// medianFilter
module medianFilter(
	output	[7:0]		out, 
	output 	[18:0]	out_address, 
	output				out_valid, 
	output	[18:0]	address_a, 
	output	[18:0]	address_b, 
	input		[7:0]		q_a, 
	input		[7:0]		q_b, 
	input					clk, 
	input 				rst
);
Size: ~2600 cells after synthesis, about 280 flip-flops, roughly 24000 µm² of cells after synthesis.
==> flow/config.mk <==
export PLATFORM = sky130hd
export DESIGN_NAME = medianFilter
export DESIGN_NICKNAME = medianFilter
export VERILOG_FILES = /design/flow/design.v
export SDC_FILE = /design/flow/constraint.sdc
export NUM_CORES = 4
export LEC_CHECK = 0
export CAP_MARGIN = 20
export CORE_MARGIN = 2
export CORE_UTILIZATION = 72
export CTS_CLUSTER_DIAMETER = 361
export CTS_CLUSTER_SIZE = 35
export PLACE_DENSITY = 0.65
export SETUP_SLACK_MARGIN = 0.82
export SLEW_MARGIN = 20
==> flow/constraint.sdc <==
create_clock -name core_clock -period 2.84 [get_ports {clk}]
set_input_delay 0.5680 -clock core_clock [delete_from_list [all_inputs] [get_ports {clk}]]
set_output_delay 0.5680 -clock core_clock [all_outputs]
set_load 0.01 [all_outputs]
run.sh (not shown) runs the stock make flow with config.mk's settings and CLKGATE_MAP_FILE=.
The starting point aborted during 4_1_cts (DPL-0038).
==> next run, changes <==
--- a/flow/config.mk
+++ b/flow/config.mk
@@ -10,5 +10,2 @@
-export CORE_UTILIZATION = 72
-export CTS_CLUSTER_DIAMETER = 361
-export CTS_CLUSTER_SIZE = 35
-export PLACE_DENSITY = 0.65
-export SETUP_SLACK_MARGIN = 0.82
+export CORE_UTILIZATION = 25
+export PLACE_DENSITY = 0.6
==> flow/constraint.sdc (replaced) <==
create_clock -name core_clock -period 6.67 [get_ports {clk}]
set_input_delay 1.3340 -clock core_clock [delete_from_list [all_inputs] [get_ports {clk}]]
set_output_delay 1.3340 -clock core_clock [all_outputs]
set_load 0.01 [all_outputs]
The new run finished clean.
Synthesized cell count stays the same.
Die area rises to 2.8 times its value.
Synthesized area is unchanged.
==> next run, changes <==
--- a/flow/config.mk
+++ b/flow/config.mk
@@ -7,0 +8 @@
+export ABC_AREA = 1
@@ -10,2 +11,4 @@
-export CORE_UTILIZATION = 25
-export PLACE_DENSITY = 0.6
+export CORE_UTILIZATION = 70
+export CTS_CLUSTER_DIAMETER = 363
+export CTS_CLUSTER_SIZE = 15
+export PLACE_DENSITY_LB_ADDON = 0.28
==> flow/constraint.sdc (replaced) <==
create_clock -name core_clock -period 4.6 [get_ports {clk}]
set_input_delay 0.9200 -clock core_clock [delete_from_list [all_inputs] [get_ports {clk}]]
set_output_delay 0.9200 -clock core_clock [all_outputs]
set_load 0.01 [all_outputs]
The new run finished but fails on setup timing.
Synthesized area is higher by 5.0%.
Count of clock-buffer cells in the layout shrinks by 3.
Core utilization is higher by 55 points.
Setup slack is worse by 1.1 ns.
Sequential share of layout area is lower by 2.1 points.
Design area went up by about 8%.
Global-route usage grows by 29 points.
==> next run, changes <==
--- a/flow/config.mk
+++ b/flow/config.mk
@@ -8 +7,0 @@
-export ABC_AREA = 1
@@ -11,4 +10,2 @@
-export CORE_UTILIZATION = 70
-export CTS_CLUSTER_DIAMETER = 363
-export CTS_CLUSTER_SIZE = 15
-export PLACE_DENSITY_LB_ADDON = 0.28
+export CORE_UTILIZATION = 40
+export PLACE_DENSITY = 0.6
==> flow/constraint.sdc (replaced) <==
create_clock -name core_clock -period 6.67 [get_ports {clk}]
set_input_delay 1.3340 -clock core_clock [delete_from_list [all_inputs] [get_ports {clk}]]
set_output_delay 1.3340 -clock core_clock [all_outputs]
set_load 0.01 [all_outputs]
=> The new run completed without violations. Die area climbs by 65%. Via count drops by about 25%. Design area drops by 9.2%. Synthesized area drops by about 5%. Critical path depth drops by 8. Final cell count drops by 15%. Hold slack is worse by 0.014 ns.
==> next run, changes <==
--- a/flow/config.mk
+++ b/flow/config.mk
@@ -10,2 +10,3 @@
-export CORE_UTILIZATION = 40
-export PLACE_DENSITY = 0.6
+export CORE_UTILIZATION = 70
+export CTS_CLUSTER_DIAMETER = 31
+export SETUP_SLACK_MARGIN = -0.37
==> flow/constraint.sdc (replaced) <==
create_clock -name core_clock -period 5.61 [get_ports {clk}]
set_input_delay 1.1220 -clock core_clock [delete_from_list [all_inputs] [get_ports {clk}]]
set_output_delay 1.1220 -clock core_clock [all_outputs]
set_load 0.01 [all_outputs]
After rerunning: With this change the flow produced a layout that fails on setup timing; setup slack loses 0.71 ns; total power goes up by well over a third; non-clock buffer count rose by 39; routed wire length came out higher by a few percent; final area went up by a few percent; sequential power is higher by about a fifth; core utilization came out higher by 37 points; first-iteration DRC count increases by well over a third; cell count shrinks by a little under a tenth.

========
v47:
Starting RTL as in the previous note.
Settings: LEC_CHECK=0, CAP_MARGIN=20, CELL_PAD_IN_SITES_DETAIL_PLACEMENT=1, CORE_ASPECT_RATIO=0.54, CORE_MARGIN=2, CORE_UTILIZATION=40, CTS_CLUSTER_DIAMETER=57, CTS_CLUSTER_SIZE=43, GPL_TIMING_DRIVEN=0, HOLD_SLACK_MARGIN=0.03, SLEW_MARGIN=15; clock period 7.0 ns.
The following lists how v51 was set up differently from v47:
- CELL_PAD_IN_SITES_DETAIL_PLACEMENT: 1 -> unset
- SLEW_MARGIN: 15 -> 20
- GPL_TIMING_DRIVEN: 0 -> unset
- CORE_UTILIZATION: 40 -> 69
- HOLD_SLACK_MARGIN: 0.03 -> unset
- CORE_ASPECT_RATIO: 0.54 -> unset
- CTS_CLUSTER_SIZE: 43 -> unset
- CTS_CLUSTER_DIAMETER: 57 -> 244
- ABC_AREA: unset -> 1
- PLACE_DENSITY: unset -> 0.6
- the clock period (ns, I/O delays scaled along): 7.0 -> 5.63
--- outcome ---
STATUS mapped cell area: v51 loses against v47
Cmp v47 and v51 / sequential fraction of design power / higher: v47
Relative to v47, cell total in the yosys stat output increased by 27% in v51.
Of the two values seen for most utilized layer in the global route result, met2 was produced by v51 and met1 by v47.
[compare] base=v47 new=v51: largest net degree at the start of global routing now larger; hold slack went down 0.0084 ns.
In the metrics for v47 and v51, the one carrying the higher sequential share of the synthesized area is v47.
Relative to v47, the wire length of v51 is lower by 12%.
--- input diff v51..v19 ---
- CTS_CLUSTER_DIAMETER no longer set, was 244
- ABC_AREA no longer set, was 1
- CORE_UTILIZATION now 40, was 69
- the clock period (ns, I/O delays scaled along) now 9.42, was 5.63
==> comparison <==
v19 did not stop at any stage, and its layout met the timing, design-rule and antenna checks.
v19 vs v51 on period utilization: v19 is the lower one.
In the floorplan summary, v19 is listed with a die area greater than that of v51.
Comparing v19 and v51, count of plain and timing-repair buffers is lower on v19.
Final total power down 0.0019 W in v19 wrt v51
Lower setup slack on the worst flop-to-flop path was reported by v51, not v19.
v19 vs. v51: net switching component of the power went down by 0.00042 W.
What v7 does differently from v19 at the input level:
- setting ABC_AREA to 1 for the first time
- setting PLACE_DENSITY_LB_ADDON to 0.28 for the first time
- setting SETUP_SLACK_MARGIN to 1.32 for the first time
- changing CORE_UTILIZATION from 40 to 70
- setting CTS_CLUSTER_DIAMETER to 45 for the first time
- removing PLACE_DENSITY (formerly 0.6)
- changing the clock period (ns, I/O delays scaled along) from 9.42 to 4.51
Results
- FAIL v7 @ global routing: tool exited with error
- For the starting density of the core, v7 came in 30 points higher than v19 did.
- Number of core rows went down by more than 10% going from v19 to v7.
- v7 vs v19 — number of instances in the placed design climbed by more than 10%
#### Input delta (v6 over v7)
- removing CTS_CLUSTER_DIAMETER (formerly 45)
- removing PLACE_DENSITY_LB_ADDON (formerly 0.28)
- changing SETUP_SLACK_MARGIN from 1.32 to -0.27
- changing CORE_UTILIZATION from 70 to 69
- changing the clock period (ns, I/O delays scaled along) from 4.51 to 5.26
==> results <==
On yosys stat cell total, v7 and v6 are basically level.
Layout checks on v6: not met. Flow itself completed; violations: negative setup slack.
v6 ends up with a area of the core region that is 780 um^2 higher than in v7.
Delta (v6 minus v7): area share of fa/ha/maj cells after synthesis held steady, number of buffers inserted by post-CTS setup repair shrank by 17, pre-placement core utilization shrank by 1.5 points, number of buffers on the longest clock path held steady.
Going from v7 to v6, standard cell area after detailed placement shrinks by about 5%.
Number of buffers created by CTS, v7 and v6: higher on v7
Fraction of the mapped netlist area in compound gates: v6 vs v7, no meaningful difference
Power figures rest on the tool's default switching activity, not on a simulated workload.
